## IOTDF
module IOTDF( clk, rst, in_en, iot_in, fn_sel, busy, valid, iot_out);
input          clk;
input          rst;
input          in_en;
input  [7:0]   iot_in;
input  [2:0]   fn_sel;
output         busy;
output         valid;
output [127:0] iot_out;
localparam DES_ENCRYPT = 3'b001;
localparam DES_DECRYPT = 3'b010;
localparam CRC_GEN     = 3'b011;
localparam SORT        = 3'b100;
localparam IDLE    = 2'd0;
localparam LOAD    = 2'd1;
(* fsm_encoding = "auto" *) reg [1:0]   current_state, next_state;
reg [3:0]   load_cnt, load_cnt_next;
reg         load_sel, load_sel_next;
reg [127:0] data_buf0, data_buf0_next;
reg [127:0] data_buf1, data_buf1_next;
reg [1:0]   buffer_full, buffer_full_next;
reg         compute_sel, compute_sel_next;
reg         compute_active, compute_active_next;
reg         busy_reg, busy_reg_next;
reg [127:0] result_reg, result_reg_next;
reg         valid_reg, valid_reg_next;
reg         des_start_reg, des_start_reg_next;
reg         crc_sort_start_reg, crc_sort_start_reg_next;
reg         des_en_reg, des_en_reg_next;
reg         crc_sort_en_reg, crc_sort_en_reg_next;
(* synopsys_clock_gating = "true" *) wire enable;
function automatic [127:0] write_byte;
    input [127:0] word_in;
    input [3:0]  byte_idx;
    input [7:0]  byte_value;
    begin
        write_byte = word_in;
        case (byte_idx)
            4'd0:  write_byte[7:0]       = byte_value;
            4'd1:  write_byte[15:8]      = byte_value;
            4'd2:  write_byte[23:16]     = byte_value;
            4'd3:  write_byte[31:24]     = byte_value;
            4'd4:  write_byte[39:32]     = byte_value;
            4'd5:  write_byte[47:40]     = byte_value;
            4'd6:  write_byte[55:48]     = byte_value;
            4'd7:  write_byte[63:56]     = byte_value;
            4'd8:  write_byte[71:64]     = byte_value;
            4'd9:  write_byte[79:72]     = byte_value;
            4'd10: write_byte[87:80]     = byte_value;
            4'd11: write_byte[95:88]     = byte_value;
            4'd12: write_byte[103:96]    = byte_value;
  ...
clock: 4.87 ns
lec_check: 0
cap_margin: 35
core_margin: 2
core_utilization: 34
gpl_routability_driven: 0
place_density_lb_addon: 0.18
slew_margin: 20
run.sh (not shown) runs the stock make flow with config.mk's settings and CLKGATE_MAP_FILE=.
Rerun with:
==> flow/config.mk (replaced) <==
export PLATFORM = sky130hd
export DESIGN_NAME = IOTDF
export DESIGN_NICKNAME = IOTDF
export VERILOG_FILES = /design/flow/design.v
export SDC_FILE = /design/flow/constraint.sdc
export NUM_CORES = 4
export LEC_CHECK = 0
export CAP_MARGIN = 20
export CORE_MARGIN = 2
export CORE_UTILIZATION = 52
export SLEW_MARGIN = 20
==> flow/constraint.sdc (replaced) <==
create_clock -name core_clock -period 4.18 [get_ports {clk}]
set_input_delay 0.8360 -clock core_clock [delete_from_list [all_inputs] [get_ports {clk}]]
set_output_delay 0.8360 -clock core_clock [all_outputs]
set_load 0.01 [all_outputs]
Effect: Maximum frequency increases by 4.9%; wire length shrinks by 4.2%; final area goes down by 1.7%; clock power rises by 9.5%; sequential share of layout area came out higher by 0.67 points; critical path depth went up by 1; synthesized cell count does not change; count of clock-buffer cells in the layout fell by 3; via count is higher by 1.9%; die size shrinks by 34%.
Rerun with:
--- a/flow/config.mk
+++ b/flow/config.mk
@@ -6,6 +6,8 @@
 export NUM_CORES = 4
 export LEC_CHECK = 0
+export ABC_AREA = 1
 export CAP_MARGIN = 20
 export CORE_MARGIN = 2
-export CORE_UTILIZATION = 52
+export CORE_UTILIZATION = 72
+export PLACE_DENSITY_LB_ADDON = 0.02
 export SLEW_MARGIN = 20
==> flow/constraint.sdc (replaced) <==
create_clock -name core_clock -period 3.93 [get_ports {clk}]
set_input_delay 0.7860 -clock core_clock [delete_from_list [all_inputs] [get_ports {clk}]]
set_output_delay 0.7860 -clock core_clock [all_outputs]
set_load 0.01 [all_outputs]
=> The new run completed with no timing, DRC or antenna violations; worst setup slack degrades by 0.27 ns; wire length went up by about 7%; power grows by about 33%; final area increases by 0.62%; via count rises by about 23%; clock power rises by about 4%.
Rerun with:
--- a/flow/config.mk
+++ b/flow/config.mk
@@ -6,8 +6,10 @@
 export NUM_CORES = 4
 export LEC_CHECK = 0
-export ABC_AREA = 1
 export CAP_MARGIN = 20
 export CORE_MARGIN = 2
 export CORE_UTILIZATION = 72
-export PLACE_DENSITY_LB_ADDON = 0.02
+export CTS_CLUSTER_DIAMETER = 376
+export CTS_CLUSTER_SIZE = 25
+export MAX_ROUTING_LAYER = met4
+export SETUP_SLACK_MARGIN = -0.39
 export SLEW_MARGIN = 20
With this change the flow finished but fails on negative setup slack.
Global-route usage drops by 3.0 points.
Count of clock-buffer cells in the layout falls by 83.
Utilization shrinks by 2.4 points.
Wire length goes down by 12%.
Via count shrinks by 16%.

---

Setup of job 2378:
Starting RTL as in the previous note.
Settings: LEC_CHECK=0, ABC_AREA=0, CAP_MARGIN=20, CORE_MARGIN=2, CORE_UTILIZATION=61, CTS_CLUSTER_SIZE=73, GPL_ROUTABILITY_DRIVEN=1, MAX_ROUTING_LAYER=met5, MIN_ROUTING_LAYER=met1, PLACE_DENSITY_LB_ADDON=0.21, SETUP_SLACK_MARGIN=0.62, SLEW_MARGIN=20, TNS_END_PERCENT=20; clock period 3.27 ns.
Here is what was changed in the inputs of job 983 compared with job 2378.
- removing SETUP_SLACK_MARGIN (formerly 0.62)
- removing MAX_ROUTING_LAYER (formerly met5)
- removing PLACE_DENSITY_LB_ADDON (formerly 0.21)
- removing TNS_END_PERCENT (formerly 20)
- changing CORE_UTILIZATION from 61 to 10
- removing GPL_ROUTABILITY_DRIVEN (formerly 1)
- removing MIN_ROUTING_LAYER (formerly met1)
- removing CTS_CLUSTER_SIZE (formerly 73)
- removing ABC_AREA (formerly 0)
- changing the clock period (ns, I/O delays scaled along) from 3.27 to 7.94
Job 983 ran to completion and came out clean on the timing, design-rule and antenna checks.
Diff job 2378 -> job 983: fraction of the core area covered by cells at the end of the flow fell by 59 points, routed wire length increased by 14% relative to the old numbers, met3 routed wirelength now smaller.
Comparing job 2378 against job 983, there is no change at all in number of max-capacitance violations reported.
The maximum fanout along the worst path in job 983 was higher than what job 2378 gave.
Side by side, clock skew turned out higher in job 983 than in job 2378.
Re final weighted congestion in routability-driven placement: job 2378 and job 983 aren't equal, and the lower value belongs to job 983.
Job 2378 → job 983: power went down; final worst-path setup slack went up 2.66 ns.
Changes in job 8764 relative to job 983:
- CORE_UTILIZATION: 10 -> 58
- the clock period (ns, I/O delays scaled along): 7.94 -> 2.57
--- outcome ---
Compared with job 983, job 8764 shows a lower placeable core region.
[job 8764 vs job 983] total power: higher in job 8764
On job 8764: clock network contribution to total cell area is 0.18 points higher than what job 983 gave.
Of job 983 and job 8764, job 8764 shows the higher share of total power in combinational logic, with job 983 below it.
Of the two values seen for launching element of the worst setup path, des_inst.current_subkey_reg[2] was produced by job 8764 and fn_sel[0] by job 983.
For share of synthesized area occupied by flip-flops and latches, job 983 and job 8764 come out practically identical.
In the flow results for job 983 and job 8764, the via count is larger on job 8764.
On layout net count: between job 983 and job 8764, it ends up higher for job 8764.
Summary of job 983 and job 8764: one run falls short of a clean finish, namely job 8764.
Status job 8764: flow complete, layout not clean - setup timing
Edits applied to the flow inputs when going from job 8764 to job 519:
- CORE_UTILIZATION now 66, was 58
- MAX_ROUTING_LAYER now met4, previously not set
- the clock period (ns, I/O delays scaled along) now 2.94, was 2.57
Notes after the runs:
Job 519: all stages complete, timing, DRC and antenna checks passed
Job 519 vs. job 8764: switching share of power went up by 0.32 points; worst setup slack grew by 0.23 ns.
Area growth from synthesis to layout: job 519 vs job 8764 down 5.8 points
Comparing non-clock buffer count in the final layout for job 8764 and job 519, the bigger number came from job 8764.
Lower minimum period implied by the final worst setup slack goes to job 8764 over job 519.
Relative to job 8764, the switching component of the power of job 519 is lower by 2.0 mW.
Peak supply drop in job 519 vs job 8764: up about 7%

---

== run A ==
IOTDF again, from the RTL that the note above started with.
// IOTDF
module IOTDF( clk, rst, in_en, iot_in, fn_sel, busy, valid, iot_out);
make LEC_CHECK=0 ABC_AREA=0 CAP_MARGIN=35 CORE_MARGIN=4 CORE_UTILIZATION=25 GPL_ROUTABILITY_DRIVEN=0 MAX_ROUTING_LAYER=met5 MIN_ROUTING_LAYER=met1 PLACE_DENSITY_LB_ADDON=0.26 SETUP_SLACK_MARGIN=0.08 SLEW_MARGIN=20 TNS_END_PERCENT=20 finish   # period 3.71 ns
### run A -> run B
Settings: ABC_AREA: 0 -> unset; MAX_ROUTING_LAYER: met5 -> unset; GPL_ROUTABILITY_DRIVEN: 0 -> unset; CORE_UTILIZATION: 25 -> 40; SETUP_SLACK_MARGIN: 0.08 -> unset; MIN_ROUTING_LAYER: met1 -> unset; PLACE_DENSITY_LB_ADDON: 0.26 -> unset; CAP_MARGIN: 35 -> 20; TNS_END_PERCENT: 20 -> unset; CORE_MARGIN: 4 -> 2; the clock period (ns, I/O delays scaled along): 3.71 -> 5.0.
==> comparison <==
- Of run A and run B, the run reporting the higher number of buffer and inverter instances along the worst setup path was run A.
- From run A to run B the numbers moved as follows: tally of non-filler cells in the final layout now smaller; worst hold slack now larger.
- Busiest metal layer after global routing = met2: run A; busiest metal layer after global routing = met1: run B
[inputs] run C vs run B
Settings: SETUP_SLACK_MARGIN now -0.32, previously not set; CTS_CLUSTER_DIAMETER now 369, previously not set; CORE_UTILIZATION now 45, was 40; CORE_MARGIN now 5, was 2; CTS_CLUSTER_SIZE now 15, previously not set; CORE_ASPECT_RATIO now 1.16, previously not set; TNS_END_PERCENT now 95, previously not set; CAP_MARGIN now 25, was 20; PLACE_DENSITY_LB_ADDON now 0.08, previously not set; CELL_PAD_IN_SITES_DETAIL_PLACEMENT now 2, previously not set; SLEW_MARGIN now 40, was 20; GPL_TIMING_DRIVEN now 0, previously not set.
==> comparison <==
Area of all sequential standard cells delta (run B -> run C): insignificant
Summary of run C over run B: global-route wire length before repair shows an increase of 58%; combinational power shows an increase of 44%; clock power shows a reduction of about 26%; combinational fraction of the cell area shows an increase of 0.67 points; die size shows a reduction of about 8%.
What run C reported for sequential power has to be multiplied by 0.942 to get the figure for run B.
Looking at post-route fraction of the period consumed by the critical path, run C sits 18 points higher than run B does.
Modified inputs, run D compared to run C
Settings: changing SLEW_MARGIN from 40 to 20; removing TNS_END_PERCENT (formerly 95); removing CORE_ASPECT_RATIO (formerly 1.16); removing SETUP_SLACK_MARGIN (formerly -0.32); removing GPL_TIMING_DRIVEN (formerly 0); changing CAP_MARGIN from 25 to 20; changing CORE_UTILIZATION from 45 to 9; removing CELL_PAD_IN_SITES_DETAIL_PLACEMENT (formerly 2); removing CTS_CLUSTER_DIAMETER (formerly 369); changing CORE_MARGIN from 5 to 2; removing PLACE_DENSITY_LB_ADDON (formerly 0.08); removing CTS_CLUSTER_SIZE (formerly 15); changing the clock period (ns, I/O delays scaled along) from 5.0 to 6.84.
[summary]
Every run (run D and run C) finished clean.
Run C → run D: area growth from synthesis to layout went up by 12 points; met2 layer wire length in the routed design went down by 45 mm; number of hold buffers added after CTS was more or less identical; pin count of the biggest net entering global routing went up by 170; final-stage net count went down by 393.
Comparing run D and run C, overall power consumption is lower on run D.
| combinational power share | lower: run D |
Cell area: run D worse than run C
Post-layout period usage of the worst path: run D vs run C down 26 points

---

IOTDF again, from the RTL that the note above started with.
make LEC_CHECK=0 CAP_MARGIN=5 CELL_PAD_IN_SITES_DETAIL_PLACEMENT=2 CORE_MARGIN=2 CORE_UTILIZATION=42 SLEW_MARGIN=20 TNS_END_PERCENT=10 finish   # period 5.0 ns
The first run finished but failed the layout checks on capacitance limit, slew limit.
Next try:
Settings changed: CELL_PAD_IN_SITES_DETAIL_PLACEMENT 2 to 1, CTS_CLUSTER_DIAMETER from default to 292, GPL_ROUTABILITY_DRIVEN from default to 0, GPL_TIMING_DRIVEN from default to 0, HOLD_SLACK_MARGIN from default to 0.09, MAX_ROUTING_LAYER from default to met4, PLACE_DENSITY_LB_ADDON from default to 0.26, TNS_END_PERCENT 10 to 100.
The new run produced a clean layout.
Design area grows slightly.
Sequential share of layout area shrinks by 0.70 points.
Cell count grows by a few percent.
Synthesized area stays the same.
Maximum frequency shrinks by roughly a tenth.
Sequential power shrinks by a few percent.
Total power shrinks by a few percent.
Clock-buffer cell count shrinks by 21.
Worst setup slack degrades by 0.48 ns.
Die size is unchanged.

---

IOTDF again, from the RTL that the note above started with.
// IOTDF
module IOTDF( clk, rst, in_en, iot_in, fn_sel, busy, valid, iot_out);
Settings: LEC_CHECK=0, CAP_MARGIN=20, CORE_MARGIN=2, CORE_UTILIZATION=70, CTS_CLUSTER_DIAMETER=349, CTS_CLUSTER_SIZE=25, HOLD_SLACK_MARGIN=-0.08, MAX_ROUTING_LAYER=met4, PLACE_DENSITY=0.64, SLEW_MARGIN=20; clock period 2.08 ns.
The baseline never finished: it broke off in global routing (5_1_grt) (DPL-0038).
==> next run, changes <==
--- a/flow/config.mk
+++ b/flow/config.mk
@@ -13,3 +12,0 @@
-export HOLD_SLACK_MARGIN = -0.08
-export MAX_ROUTING_LAYER = met4
-export PLACE_DENSITY = 0.64
==> flow/constraint.sdc (replaced) <==
create_clock -name core_clock -period 3.19 [get_ports {clk}]
set_input_delay 0.6380 -clock core_clock [delete_from_list [all_inputs] [get_ports {clk}]]
set_output_delay 0.6380 -clock core_clock [all_outputs]
set_load 0.01 [all_outputs]
Outcome:
- The new run passed the timing, design-rule and antenna checks
- synthesized cell count stays the same
- area after synthesis does not change
- die area is unchanged
==> next run, changes <==
--- a/flow/config.mk
+++ b/flow/config.mk
@@ -11 +10,0 @@
-export CTS_CLUSTER_DIAMETER = 349
@@ -12,0 +12 @@
+export MAX_ROUTING_LAYER = met4
==> flow/constraint.sdc (replaced) <==
create_clock -name core_clock -period 3.93 [get_ports {clk}]
set_input_delay 0.7860 -clock core_clock [delete_from_list [all_inputs] [get_ports {clk}]]
set_output_delay 0.7860 -clock core_clock [all_outputs]
set_load 0.01 [all_outputs]
What happened: Worst hold slack loses 0.0093 ns; worst setup slack gets better by 0.40 ns; utilization is higher by 1.4 points; fmax goes down by roughly a tenth.
==> next run, changes <==
--- a/flow/config.mk
+++ b/flow/config.mk
@@ -10,3 +10 @@
-export CORE_UTILIZATION = 70
-export CTS_CLUSTER_SIZE = 25
-export MAX_ROUTING_LAYER = met4
+export CORE_UTILIZATION = 65
Cell area goes up by 0.80%.
Setup slack improved by 0.099 ns.
Global-route usage is lower by 5.4 points.
Maximum frequency increases by 3.0%.
Utilization decreases by 5.4 points.
Total power rose by 1.7%.
Clock-buffer cell count falls by 7.
==> next run, changes <==
--- a/flow/config.mk
+++ b/flow/config.mk
@@ -10 +10,2 @@
-export CORE_UTILIZATION = 65
+export CORE_UTILIZATION = 59
+export CTS_CLUSTER_SIZE = 99
==> flow/constraint.sdc (replaced) <==
create_clock -name core_clock -period 4.88 [get_ports {clk}]
set_input_delay 0.9760 -clock core_clock [delete_from_list [all_inputs] [get_ports {clk}]]
set_output_delay 0.9760 -clock core_clock [all_outputs]
set_load 0.01 [all_outputs]
Outcome: Area after synthesis does not change. Clock-buffer cell count grows by 25. Sequential share of layout area grows by 0.61 points.

---

main:
IOTDF again, from the RTL that the note above started with.
make LEC_CHECK=0 CAP_MARGIN=20 CELL_PAD_IN_SITES_DETAIL_PLACEMENT=0 CORE_MARGIN=2 CORE_UTILIZATION=70 CTS_CLUSTER_DIAMETER=22 GPL_ROUTABILITY_DRIVEN=0 MAX_ROUTING_LAYER=met5 PLACE_DENSITY=0.67 SLEW_MARGIN=20 finish   # period 2.41 ns
main never completed, since it errored out during 4_1_cts.
Modified inputs, the feature branch compared to main
Settings: clearing CELL_PAD_IN_SITES_DETAIL_PLACEMENT, which used to be 0; clearing GPL_ROUTABILITY_DRIVEN, which used to be 0; swapping 70 for 64 in CORE_UTILIZATION; clearing MAX_ROUTING_LAYER, which used to be met5; clearing PLACE_DENSITY, which used to be 0.67; clearing CTS_CLUSTER_DIAMETER, which used to be 22; swapping 2.41 for 3.74 in the clock period (ns, I/O delays scaled along).
The feature branch ran to completion and came out clean on the timing, design-rule and antenna checks. Diff main -> the feature branch: number of placed instances, taps included down 466, total die size now sits higher. Number of core rows up about 4% in the feature branch wrt main. Going from main to the feature branch, die outline height grew by a few percent. From the feature branch to main, boundary pin count did not move at all.
Power is estimated from default activity; no workload was simulated.
